== job 6285 ==
## RegisterFile32Bits
module RegisterFile32Bits(DataIn,DataA,DataB,RdAddress1,RdAddress2,WrtAddress,clk,Reset,Wenable);
Size in the first run: roughly 5200 cells after synthesis, ~1000 flip-flops, about 110 I/O pins, about 54000 um2 of cells after synthesis.
clock: 3.81 ns
lec_check: 0
cap_margin: 20
core_margin: 2
core_utilization: 72
cts_cluster_diameter: 354
cts_cluster_size: 22
hold_slack_margin: 0.29
setup_slack_margin: -0.29
slew_margin: 20
run.sh (not shown) runs the stock make flow with config.mk's settings and CLKGATE_MAP_FILE=.
Although it ran to completion, job 6285 produced a layout that fails the final checks because of negative setup slack.
### job 6285 -> job 7296
- HOLD_SLACK_MARGIN no longer set, was 0.29
- SETUP_SLACK_MARGIN now 1.1, was -0.29
- CTS_CLUSTER_DIAMETER no longer set, was 354
- CTS_CLUSTER_SIZE now 32, was 22
- CORE_UTILIZATION now 69, was 72
- the clock period (ns, I/O delays scaled along) now 3.78, was 3.81
[summary]
Job 7296: ODB-0269 in global routing -> run aborted
Compared with job 6285, in job 7296 weighted congestion at the end of routability-driven global placement shrank by 0.016; total die area has increased; post-DP HPWL now sits higher; buffer count from post-CTS setup fixing has increased; number of resized instances in the post-cts repair step shows an increase of 539.
Job 7296 ends up with higher number of levels the H-tree was split into than job 6285 does.
Higher effective utilization at floorplan was reported by job 6285, not job 7296.
Job 6285 -> job 7296: total placed instance area flat
#### Input delta (job 9578 over job 7296)
- an added TNS_END_PERCENT of 5
- a deleted SETUP_SLACK_MARGIN that had been 1.1
- a change of CORE_UTILIZATION from 69 to 70
- an added MAX_ROUTING_LAYER of met4
- an added PLACE_DENSITY of 0.69
- a change of CTS_CLUSTER_SIZE from 32 to 20
- an added CTS_CLUSTER_DIAMETER of 363
- an added HOLD_SLACK_MARGIN of -0.1
Findings:
Total clock buffers created by CTS for job 9578: 47 down relative to job 7296
Job 9578 ends up with a worst slack at placement that is 0.12 ns lower than in job 7296.
When the final numbers for job 9578 and job 7296 were put side by side, the number of core rows turned out to be smaller in job 9578.
Relative to job 7296, the estimated wirelength of the detail-placed design measured on job 9578 has decreased slightly.
In the metrics for job 9578 and job 7296, the one carrying the lower height of the die is job 9578.
Diff job 7296 -> job 9578 | floorplan die width | down slightly
When job 9578 is set beside job 7296, its core utilization before placement turns out to be 1.3 points larger.
Going from job 7296 to job 9578, number of H-tree branching levels fell by 1; overall die area fell by about 1.4%.
Finished, but not clean: job 9578, with negative setup slack.
Comparing the two runs side by side, job 9578 comes out ahead of job 7296 on core area.
--- input diff job 9578..job 1131 ---
- CORE_ASPECT_RATIO now 0.77, previously not set
- CTS_CLUSTER_SIZE now 63, was 20
- SETUP_SLACK_MARGIN now -0.25, previously not set
- CELL_PAD_IN_SITES_GLOBAL_PLACEMENT now 1, previously not set
- ABC_AREA now 0, previously not set
- TNS_END_PERCENT no longer set, was 5
- MAX_ROUTING_LAYER now met5, was met4
- HOLD_SLACK_MARGIN no longer set, was -0.1
- CAP_MARGIN now 15, was 20
- CTS_CLUSTER_DIAMETER no longer set, was 363
- CORE_UTILIZATION now 64, was 70
- PLACE_DENSITY no longer set, was 0.69
- the clock period (ns, I/O delays scaled along) now 3.86, was 3.78
--- outcome ---
Job 1131 -> stages 100% | layout checks FAIL | negative setup slack
Changes observed in job 1131 relative to job 9578: global-route usage saw a decrease, sequential fraction of design power saw a decrease.
Of the two candidates, job 9578 has the better cell-internal power and job 1131 the worse one.
Maximum number of pins on one net before global-route repair went down by more than 10% going from job 9578 to job 1131.
[compare] base=job 9578 new=job 1131: met3 layer usage reported by global route moved down, required time of the critical path has increased, overall routed net length picked up an extra about 2.5%.
[job 1131] count of filler cells inserted in the layout rose 20% relative to job 9578
A origin of the worst setup path of RdAddress1[4] is what job 9578 shows, while RdAddress2[1] belongs to job 1131.
Fraction of power consumed by the clock network, job 1131 and job 9578: higher on job 1131
Total power of job 1131 is higher than that of job 9578.
Job 1131 vs job 9578 — worst ir drop on vdd climbed by a few percent
No activity file was given, so power comes from the tool's default toggle rates.
